==> flow/design.v (excerpt) <==
module ifft_top 
     (
         input   wire           clk           ,                 
         input   wire           rst           ,                 
		 input   wire           ifft_enable   ,                 
		 input   wire  [15:0]   in_0_real     ,                 
         input   wire  [15:0]   in_1_real     ,                 
         input   wire  [15:0]   in_2_real     ,                 
         input   wire  [15:0]   in_3_real     ,                 
         input   wire  [15:0]   in_4_real     ,                 
         input   wire  [15:0]   in_5_real     ,                 
         input   wire  [15:0]   in_6_real     ,                 
         input   wire  [15:0]   in_7_real     ,                 
         input   wire  [15:0]   in_8_real     ,                 
         input   wire  [15:0]   in_9_real     ,                 
         input   wire  [15:0]   in_10_real    ,                 
         input   wire  [15:0]   in_11_real    ,                 
		 input   wire  [15:0]   in_0_imag     ,                 
         input   wire  [15:0]   in_1_imag     ,                 
         input   wire  [15:0]   in_2_imag     ,                 
         input   wire  [15:0]   in_3_imag     ,                 
         input   wire  [15:0]   in_4_imag     ,                 
         input   wire  [15:0]   in_5_imag     ,                 
         input   wire  [15:0]   in_6_imag     ,                 
         input   wire  [15:0]   in_7_imag     ,                 
         input   wire  [15:0]   in_8_imag     ,                 
         input   wire  [15:0]   in_9_imag     ,                 
         input   wire  [15:0]   in_10_imag    ,                 
         input   wire  [15:0]   in_11_imag    ,                 
		 output  wire  [15:0]   ifft_out_real ,                 
		 output  wire  [15:0]   ifft_out_imag ,                 
		 output  wire           finish                          
     );
Size: ~7,700 cells after synthesis, ~1,200 flip-flops.
export LEC_CHECK = 0
export CAP_MARGIN = 20
export CORE_MARGIN = 2
export CORE_UTILIZATION = 68
export SLEW_MARGIN = 20
create_clock -name core_clock -period 9.08 [get_ports {clk}]
run.sh (not shown) runs the stock make flow with config.mk's settings and CLKGATE_MAP_FILE=.
The starting point reached the layout checks and failed them: setup timing.
Change:
- CORE_UTILIZATION: 68 -> 44
- clock period: 9.08 -> 11.0 ns (I/O delays scaled with it)
=> The new run finished but fails on setup timing; utilization decreases by 30 points; setup slack gains 2000 ps; register-to-register slack gains 2300 ps; flip-flop count does not change; clock-buffer cell count decreases by 4; global-route usage decreases by 17 points; worst hold slack loses 21 ps; critical path depth decreases by 4.
Change:
- CORE_UTILIZATION: 44 -> 58
- SETUP_SLACK_MARGIN: default -> 2.52
- clock period: 11.0 -> 8.72 ns (I/O delays scaled with it)
Result: The changed run completed, yet does not pass: setup timing. Routed wire length hardly moves. Power went up by 29%. Cell area hardly moves. Area after synthesis stays the same. Non-clock buffer count went up by 32. First-iteration DRC count went up by 26%. Synthesized cell count stays the same. Flip-flop count is unchanged. Worst setup slack degrades by 2200 ps.
Change:
- CORE_UTILIZATION: 58 -> 52
- SETUP_SLACK_MARGIN: 2.52 -> default
- TNS_END_PERCENT: default -> 10
- clock period: 8.72 -> 13.3 ns (I/O delays scaled with it)
Effect: The changed run completed and failed the layout checks on setup timing; cell area goes down by 5.6%; non-clock buffer count falls by 513; first-iteration DRC count goes down by 17%; count of clock-buffer cells in the layout falls by 1; hold slack improves by 28 ps; wire length drops by 2.1%; clock skew fell by 37 ps.
Change:
- CORE_UTILIZATION: 52 -> 58
- SETUP_SLACK_MARGIN: default -> 1.39
- TNS_END_PERCENT: 10 -> default
- clock period: 13.3 -> 8.76 ns (I/O delays scaled with it)
Effect: The changed run reached the layout checks and failed them: setup timing; clock-buffer cell count increases by 9; hold slack got worse by 19 ps; global-route usage increases by 4.8 points; combinational power increases by 52%; routed wire length increases by 2.4%; area after synthesis does not change; sequential cell count does not change; worst setup slack got worse by 3600 ps; sequential share of layout area decreases by 1.8 points.

* * *

v34:
Starting RTL as in the previous note.
Settings: LEC_CHECK=0, CAP_MARGIN=20, CORE_MARGIN=2, CORE_UTILIZATION=69, CTS_CLUSTER_SIZE=24, SETUP_SLACK_MARGIN=2.37, SLEW_MARGIN=20; clock period 12.9 ns.
| v34 | all stages done | FAIL | setup timing |
### v34 -> v18
--- a/flow/config.mk
+++ b/flow/config.mk
@@ -9,5 +9,3 @@
 export CORE_MARGIN = 2
-export CORE_UTILIZATION = 69
-export CTS_CLUSTER_SIZE = 24
-export SETUP_SLACK_MARGIN = 2.37
+export CORE_UTILIZATION = 40
 export SLEW_MARGIN = 20
==> flow/constraint.sdc <==
create_clock -name core_clock -period 13.5 [get_ports {clk}]
set_input_delay 2.7000 -clock core_clock [delete_from_list [all_inputs] [get_ports {clk}]]
set_output_delay 2.7000 -clock core_clock [all_outputs]
set_load 0.01 [all_outputs]
Findings:
Number of placement rows of v18 exceeds that of v34 by more than a quarter. The estimated power of v18 ends up lower than the estimate for v34. Going from v34 to v18, the pin slew with the least headroom to its limit was found to have gone down by 130 ps. In summary, v18 completed successfully, with a layout that passed the timing, design-rule and antenna checks. Re number of maximum-capacitance violations: no difference whatsoever between v18 and v34.
Inputs modified between v18 and v13:
--- a/flow/config.mk
+++ b/flow/config.mk
@@ -9,3 +9,3 @@
 export CORE_MARGIN = 2
-export CORE_UTILIZATION = 40
+export CORE_UTILIZATION = 44
 export SLEW_MARGIN = 20
==> flow/constraint.sdc <==
create_clock -name core_clock -period 11.7 [get_ports {clk}]
set_input_delay 2.3400 -clock core_clock [delete_from_list [all_inputs] [get_ports {clk}]]
set_output_delay 2.3400 -clock core_clock [all_outputs]
set_load 0.01 [all_outputs]
[summary]
Comparing number of nets in the final layout for v13 and v18, the bigger number came from v13.
Completing all stages was not enough for v13: its layout failed the final checks because of setup timing.
In the tables for v13 and v18, global-route track usage on met1 reads lower with v18.
Final standard cell area without fillers, v13 and v18, lower one = v18.
On power consumed by the clock network, v18 beats v13.
v18 and v13 ended up with roughly the same worst slew margin relative to its limit.
v13 improves on v18 in core area.
Changes in v53 relative to v13:
--- a/flow/config.mk
+++ b/flow/config.mk
@@ -9,3 +9,3 @@
 export CORE_MARGIN = 2
-export CORE_UTILIZATION = 44
+export CORE_UTILIZATION = 40
 export SLEW_MARGIN = 20
==> flow/constraint.sdc <==
create_clock -name core_clock -period 15.6 [get_ports {clk}]
set_input_delay 3.1200 -clock core_clock [delete_from_list [all_inputs] [get_ports {clk}]]
set_output_delay 3.1200 -clock core_clock [all_outputs]
set_load 0.01 [all_outputs]
Every stage of v13 finished as expected; the final checks, on the other hand, flagged setup timing, which means the layout fails. v53 ran to completion and came out clean on the timing, design-rule and antenna checks. When v53 is measured against v13, its share of the cycle needed by the critical path after routing turns out 13 points lower. v53 has combinational cell area excluding buffers and inverters below what v13 had. v53: final-stage net count is about 7% lower than what v13 reported.
Edits applied to the flow inputs when going from v53 to v23:
--- a/flow/config.mk
+++ b/flow/config.mk
@@ -9,3 +9,3 @@
 export CORE_MARGIN = 2
-export CORE_UTILIZATION = 40
+export CORE_UTILIZATION = 9
 export SLEW_MARGIN = 20
==> flow/constraint.sdc <==
create_clock -name core_clock -period 16.3 [get_ports {clk}]
set_input_delay 3.2600 -clock core_clock [delete_from_list [all_inputs] [get_ports {clk}]]
set_output_delay 3.2600 -clock core_clock [all_outputs]
set_load 0.01 [all_outputs]
Notes after the runs:
Non-clock buffer count ended up about 3.4% lower on v23 than on v53. Going from v53 to v23, post-layout instance count excluding filler cells grew by more than half. v53 consumes more power than v23. Global-route usage delta for v23 relative to v53: 18 points lower. Compared with v53, v23 shows core footprint that has gone up by more than 100%. Via count for v23: 0.35% down relative to v53. v23 ends up with lower utilization than v53 does. Compared with v53, v23 shows area of all placed cells without fillers that has gone up by more than 10%.
Edits applied to the flow inputs when going from v23 to v52:
--- a/flow/config.mk
+++ b/flow/config.mk
@@ -9,3 +9,4 @@
 export CORE_MARGIN = 2
-export CORE_UTILIZATION = 9
+export CORE_UTILIZATION = 58
+export SETUP_SLACK_MARGIN = 2.37
 export SLEW_MARGIN = 20
==> flow/constraint.sdc <==
create_clock -name core_clock -period 8.15 [get_ports {clk}]
set_input_delay 1.6300 -clock core_clock [delete_from_list [all_inputs] [get_ports {clk}]]
set_output_delay 1.6300 -clock core_clock [all_outputs]
set_load 0.01 [all_outputs]
Summary of v23 and v52: one run falls short of a clean finish, namely v52. In v52, the total power per unit cell area came out about 110% above the value in v23. Summary of v52 over v23: combinational share of power closely matched the old numbers, post-CTS setup buffer count increased by 51 relative to the old numbers, share of cell area taken by multi-input logic gates increased by 3.0 points relative to the old numbers, count of non-CTS buffers in the layout increased by about 140% relative to the old numbers. Higher placed instance area goes to v23 over v52. Summary — met2 usage, v52 relative to v23: higher, by 49 points. As far as fraction of power consumed by the clock network is concerned, v23 and v52 perform about the same. v52 vs. v23: clock network area share went up by 0.26 points.
Power is estimated from default activity; no workload was simulated.
